Setup of wip/violet:
Design processor, start of the top module:
module processor(
  input clk,
  input rst,
  input [31:0] instruction,
  output [31:0] instruction_addr);
  wire b, w, i;
  wire [4:0] op;
  wire [4:0] imm;
  wire [4:0] dst1;
  wire [4:0] src1;
  wire [4:0] src2;
  wire [31:0] alu_out;
  wire [31:0] t1;
  wire [31:0] v1;
  wire [31:0] v2;
  assign t1 = i ? alu_out : imm;
  reg [31:0] pc;
  assign instruction_addr = pc;
  always @(posedge clk) begin
    if (rst)
      pc <= 0;
    else if (b)
      pc <= pc + t1;
    else
      pc <= pc + 1;
  end
  mem_registradores R(
    clk,
    w,
    dst1,
    src1,
    src2,
    v1,
    v2,
    t1);
  alu A(
    v1,
    v2,
    op,
    alu_out);
  inst_decoder D(
    instruction, 
    b, 
    w, 
    op, 
    i, 
    imm, 
    dst1, 
    src1, 
    src2);
  endmodule
Size: about 5200 cells after synthesis, ~1100 flip-flops, about 66 I/O pins, roughly 70000 sq um of cells after synthesis.
export LEC_CHECK = 0
export CAP_MARGIN = 20
export CORE_ASPECT_RATIO = 0.68
export CORE_MARGIN = 2
export CORE_UTILIZATION = 40
export GPL_TIMING_DRIVEN = 0
export HOLD_SLACK_MARGIN = 0.27
export MAX_ROUTING_LAYER = met4
export PLACE_DENSITY = 0.6
export SLEW_MARGIN = 0
create_clock -name core_clock -period 12.5 [get_ports {clk}]
run.sh (not shown) runs the stock make flow with config.mk's settings and CLKGATE_MAP_FILE=.
wip/violet: flow complete, layout not clean; failing: negative setup slack
--- input diff wip/violet..wip/indigo ---
Settings: CORE_UTILIZATION: 40 -> 27; CORE_ASPECT_RATIO: 0.68 -> unset; HOLD_SLACK_MARGIN: 0.27 -> unset; SLEW_MARGIN: 0 -> 20; GPL_TIMING_DRIVEN: 0 -> unset; MAX_ROUTING_LAYER: met4 -> unset; the clock period (ns, I/O delays scaled along): 12.5 -> 12.3.
| yosys synthesis chip area | wip/violet vs wip/indigo | ≈ equal |
NOTE: clock latency reported for the late side of the worst-skew pair in wip/indigo falls short of that of wip/violet
Diff wip/violet -> wip/indigo: final design instance area without fill increased 660 sq um, clock-cell share of area shows an increase of 0.49 points, routed wire length went down, required time of the critical path fell 250 ps, via count went down 3738.
wip/indigo has final critical-path share of the clock period below what wip/violet had.
wip/indigo: flow completed, timing, DRC and antenna clean
On worst-case setup margin in the final layout: wip/indigo sits above wip/violet.
wip/indigo vs wip/violet: global-route usage down
The following lists how wip/nickel was set up differently from wip/indigo:
Settings: PLACE_DENSITY removed (was 0.6); CORE_UTILIZATION changed from 27 to 64; the clock period (ns, I/O delays scaled along) changed from 12.3 to 9.05.
--- outcome ---
- [wip/nickel] flow finished | final checks: failed | reasons: negative setup slack
- As far as total cells reported by yosys after synthesis goes, wip/indigo and wip/nickel are indistinguishable; the numbers are identical.
- Changes observed in wip/nickel relative to wip/indigo: number of ports placed on the die boundary flat.
- The launch point of the critical path comes out instruction[11] in one run and instruction[14] in the other, namely in wip/nickel and wip/indigo respectively.
Changes in wip/garnet relative to wip/nickel:
Settings: swapping 64 for 66 in CORE_UTILIZATION; putting CTS_CLUSTER_SIZE at 58 where nothing was set; swapping 9.05 for 7.12 in the clock period (ns, I/O delays scaled along).
- Ran to the end and failed final checks on negative setup slack: wip/garnet.
- Finished, but not clean: wip/nickel, with negative setup slack.
- Taking wip/nickel as the reference, in wip/garnet layout clock buffer count saw a decrease; total number of multi-input combinational cells saw little to no change; number of nets in the finished design saw an increase; biggest cell delay along the critical path saw an increase.
- Relative to wip/nickel, global-route total usage across every layer has gone up in wip/garnet.
diff inputs: wip/garnet => wip/onyx
Settings: CTS_CLUSTER_SIZE: 58 -> unset; TNS_END_PERCENT: unset -> 40; CORE_UTILIZATION: 66 -> 72; HOLD_SLACK_MARGIN: unset -> -0.09; MAX_ROUTING_LAYER: unset -> met4; SETUP_SLACK_MARGIN: unset -> -0.42; the clock period (ns, I/O delays scaled along): 7.12 -> 6.9.
[summary]
wip/onyx did not finish; a tool error ended it in 5_1_grt.
wip/onyx has number of buffers inserted by post-CTS setup repair above what wip/garnet had.
Diff wip/garnet -> wip/onyx: final RePlAce weighted congestion grew by 0.98%; maximum clock insertion buffer count held steady; part of the Yosys area used for sequential elements held steady; row count shrank by 4.2%; overall die area shrank by 9000 sq um.
Measured against each other, wip/garnet and wip/onyx differ in quantity of gates resized following cts, the higher figure coming from wip/onyx.
Compared with wip/garnet, core area in wip/onyx decreased by a little under 10%.
Of wip/onyx and wip/garnet, it is wip/onyx that has the higher pre-placement core utilization.
The inputs of wip/amber differ from those of wip/onyx as listed below.
Settings: PLACE_DENSITY now 0.64, previously not set; CORE_UTILIZATION now 70, was 72; CTS_CLUSTER_SIZE now 36, previously not set; SETUP_SLACK_MARGIN no longer set, was -0.42; TNS_END_PERCENT no longer set, was 40; HOLD_SLACK_MARGIN no longer set, was -0.09; the clock period (ns, I/O delays scaled along) now 8.77, was 6.9.
==> results <==
Of wip/onyx and wip/amber, not a single run came through the flow clean. wip/amber did not finish; a tool error ended it in 5_1_grt. Diff wip/onyx..wip/amber | total standard cell area after synthesis | unchanged. Taking wip/onyx as the reference, in wip/amber die outline area higher, starting density of the core lower, post-cts gate resize count higher. Status: chip area in the Yosys report parity (wip/amber, wip/onyx).
